## cedar
Design gemm_mem, start of the top module:
module gemm_mem(
  input wire clk,
  input wire rst,
  input wire out_rdy,
  input wire v0__read_req_rdy,
  input wire [31:0] v0__read_resp,
  input wire v0__read_resp_vld,
  input wire v0__write_completion_vld,
  input wire v0__write_req_rdy,
  input wire [31:0] v0_in,
  input wire v0_in_vld,
  input wire v1__read_req_rdy,
  input wire [31:0] v1__read_resp,
  input wire v1__read_resp_vld,
  input wire v1__write_completion_vld,
  input wire v1__write_req_rdy,
  input wire [31:0] v1_in,
  input wire v1_in_vld,
  input wire [31:0] C_rd_data,
  output wire [31:0] out,
  output wire out_vld,
  output wire [3:0] v0__read_req,
  output wire v0__read_req_vld,
  output wire v0__read_resp_rdy,
  output wire v0__write_completion_rdy,
  output wire [35:0] v0__write_req,
  output wire v0__write_req_vld,
  output wire v0_in_rdy,
  output wire [3:0] v1__read_req,
  output wire v1__read_req_vld,
  output wire v1__read_resp_rdy,
  output wire v1__write_completion_rdy,
  output wire [35:0] v1__write_req,
  output wire v1__write_req_vld,
  output wire v1_in_rdy,
  output wire [3:0] C_rd_addr,
  output wire C_rd_en,
  output wire [3:0] C_wr_addr,
  output wire [31:0] C_wr_data,
  output wire C_wr_en
);
  function automatic [31:0] smul32b_32b_x_32b (input reg [31:0] lhs, input reg [31:0] rhs);
    reg signed [31:0] signed_lhs;
    reg signed [31:0] signed_rhs;
    reg signed [31:0] signed_result;
    begin
  ...
clock: 5.59 ns
lec_check: 0
abc_area: 1
cap_margin: 20
core_aspect_ratio: 0.84
core_margin: 2
core_utilization: 68
max_routing_layer: met4
place_density: 0.62
setup_slack_margin: -0.55
slew_margin: 0
run.sh (not shown) runs the stock make flow with config.mk's settings and CLKGATE_MAP_FILE=.
In cedar the implementation ran to completion but is not tape-out ready, as the final checks report negative setup slack.
For juniper, these inputs were changed with respect to cedar:
# cedar
export LEC_CHECK = 0
export ABC_AREA = 1
export CAP_MARGIN = 20
export CORE_ASPECT_RATIO = 0.84
export CORE_MARGIN = 2
export CORE_UTILIZATION = 68
export MAX_ROUTING_LAYER = met4
export PLACE_DENSITY = 0.62
export SETUP_SLACK_MARGIN = -0.55
export SLEW_MARGIN = 0
create_clock -name core_clock -period 5.59 [get_ports {clk}]
# juniper
export LEC_CHECK = 0
export ABC_AREA = 1
export CAP_MARGIN = 20
export CORE_MARGIN = 2
export CORE_UTILIZATION = 68
export SETUP_SLACK_MARGIN = 1.22
export SLEW_MARGIN = 20
create_clock -name core_clock -period 4.32 [get_ports {clk}]
==> results <==
Across juniper and cedar, no clean finish was achieved. No crash in juniper: every stage finished, but the layout fails its final checks due to negative setup slack. cedar: all stages done; final checks FAILED (negative setup slack). Relative to cedar, the final cell area reported for juniper is higher. cedar → juniper: cell row count went up 10%; non-clock buffer count up 16%. As of juniper, maximum clock rate had fallen by more than 10% compared to cedar. Compared juniper vs cedar, and part of the total power dissipated in the clock network is up in juniper. juniper vs. cedar: switching share of power increased 2.0 points, worst setup slack before clock tree synthesis decreased 1.14 ns, met1 routing resource usage after global routing decreased 0.58 points.
For quartz, these inputs were changed with respect to juniper:
# juniper
export LEC_CHECK = 0
export ABC_AREA = 1
export CAP_MARGIN = 20
export CORE_MARGIN = 2
export CORE_UTILIZATION = 68
export SETUP_SLACK_MARGIN = 1.22
export SLEW_MARGIN = 20
create_clock -name core_clock -period 4.32 [get_ports {clk}]
# quartz
export LEC_CHECK = 0
export CAP_MARGIN = 20
export CORE_MARGIN = 2
export CORE_UTILIZATION = 58
export SLEW_MARGIN = 20
create_clock -name core_clock -period 5.1 [get_ports {clk}]
[summary]
quartz: flow complete, layout not clean; failing: negative setup slack. Of the two values seen for critical path launch point, ____fsm___for_5_loop_state_1[11] was produced by quartz and ____fsm___for_5_loop_state_2[21] by juniper. CTS clock-pin slew for the worst setup and hold paths: juniper vs quartz, no meaningful difference. Summary of the comparison: number of standard cells in the final layout excluding fillers is lower in quartz, relative to juniper. Summary of the comparison: sequential element share of the synthesized area is higher in quartz, relative to juniper. Between juniper and quartz, combinational fraction of design power decreased. The higher total number of vias of quartz and juniper is in juniper. STATUS switching component of the power: quartz wins against juniper. quartz improves on juniper in worst-case setup margin in the final layout. The final reports for quartz and juniper show flop share of the area higher in the former. Comparing quartz and juniper, synthesis-to-finish area growth is higher on juniper. Against juniper, total die size in quartz came out worse. Area of the synthesized netlist per yosys stat went down by a few percent going from juniper to quartz.
Inputs modified between quartz and yarrow:
# quartz
export LEC_CHECK = 0
export CAP_MARGIN = 20
export CORE_MARGIN = 2
export CORE_UTILIZATION = 58
export SLEW_MARGIN = 20
create_clock -name core_clock -period 5.1 [get_ports {clk}]
# yarrow
export LEC_CHECK = 0
export ABC_AREA = 1
export CAP_MARGIN = 20
export CORE_MARGIN = 2
export CORE_UTILIZATION = 72
export PLACE_DENSITY = 0.75
export SLEW_MARGIN = 20
create_clock -name core_clock -period 5.53 [get_ports {clk}]
Notes after the runs:
The remaining runs in quartz and yarrow completed every stage, whereas yarrow halted early.
yarrow terminated abnormally: 5_1_grt reported GRT-0232.
quartz -> stages 100% | layout checks FAIL | negative setup slack
Changes observed in yarrow relative to quartz: chip area estimate from yosys synthesis now larger; number of gates resized after cts shows an increase of 130; synthesized cell count grew by 792.
Delta(die extent in x, yarrow - quartz) < 0
Diff yarrow..quartz | total I/O pin count | unchanged
The run showing the greater number of buffers added by the clock tree synthesis step is quartz.

========
Starting RTL as in the previous note.
==> flow/config.mk <==
export PLATFORM = sky130hd
export DESIGN_NAME = gemm_mem
export DESIGN_NICKNAME = gemm_mem
export VERILOG_FILES = /design/flow/design.v
export SDC_FILE = /design/flow/constraint.sdc
export NUM_CORES = 4
export LEC_CHECK = 0
export ABC_AREA = 1
export CAP_MARGIN = 25
export CELL_PAD_IN_SITES_DETAIL_PLACEMENT = 2
export CELL_PAD_IN_SITES_GLOBAL_PLACEMENT = 1
export CORE_ASPECT_RATIO = 1.84
export CORE_MARGIN = 2
export CORE_UTILIZATION = 72
export CTS_CLUSTER_DIAMETER = 180
export CTS_CLUSTER_SIZE = 32
export HOLD_SLACK_MARGIN = 0.23
export MAX_ROUTING_LAYER = met5
export MIN_ROUTING_LAYER = met1
export PLACE_DENSITY_LB_ADDON = 0.27
export SETUP_SLACK_MARGIN = 2.01
export SLEW_MARGIN = 10
export TNS_END_PERCENT = 65
==> flow/constraint.sdc <==
create_clock -name core_clock -period 11.9 [get_ports {clk}]
set_input_delay 2.3800 -clock core_clock [delete_from_list [all_inputs] [get_ports {clk}]]
set_output_delay 2.3800 -clock core_clock [all_outputs]
set_load 0.01 [all_outputs]
The starting point aborted during 3_1_place_gp_skip_io (FLW-0024).
Then changed:
- CAP_MARGIN: 25 -> 20
- CELL_PAD_IN_SITES_DETAIL_PLACEMENT: 2 -> not set
- CELL_PAD_IN_SITES_GLOBAL_PLACEMENT: 1 -> not set
- CORE_UTILIZATION: 72 -> 45
- CTS_CLUSTER_DIAMETER: 180 -> not set
- CTS_CLUSTER_SIZE: 32 -> not set
- HOLD_SLACK_MARGIN: 0.23 -> not set
- MAX_ROUTING_LAYER: met5 -> met4
- MIN_ROUTING_LAYER: met1 -> not set
- PLACE_DENSITY: not set -> 0.58
- PLACE_DENSITY_LB_ADDON: 0.27 -> not set
- SETUP_SLACK_MARGIN: 2.01 -> not set
- SLEW_MARGIN: 10 -> 20
- TNS_END_PERCENT: 65 -> not set
What happened:
- Now the flow completed with no timing, DRC or antenna violations
- synthesized area does not change
- synthesized cell count does not change
- die area went up by 59%
Then changed:
- ABC_AREA: 1 -> not set
- CORE_ASPECT_RATIO: 1.84 -> not set
- CORE_UTILIZATION: 45 -> 58
- MAX_ROUTING_LAYER: met4 -> not set
- PLACE_DENSITY: 0.58 -> not set
- clock period: 11.9 -> 4.66 ns (I/O delays scaled with it)
After rerunning:
- With this change the flow completed and failed the layout checks on negative setup slack
- worst hold slack degrades by 0.0082 ns
- cell area went up by a few percent
- setup slack gets worse by 5.8 ns
- utilization is higher by 23 points
- non-clock buffer count came out higher by 254
- clock skew rose by 0.0074 ns
- sequential power is higher by well over a third
Then changed:
- CORE_UTILIZATION: 58 -> 44
- clock period: 4.66 -> 5.35 ns (I/O delays scaled with it)
=>
- The changed run finished but failed the layout checks on negative setup slack
- power goes down by 12%
- synthesized area is unchanged
- wire length goes up by 1.2%
- setup slack improved by 0.71 ns
- final cell count goes up by about 4%
- sequential power goes down by 13%
- cell area goes down by 0.65%
- combinational power goes down by about 14%
- maximum frequency stays flat
Power and IR drop assume default switching activity.
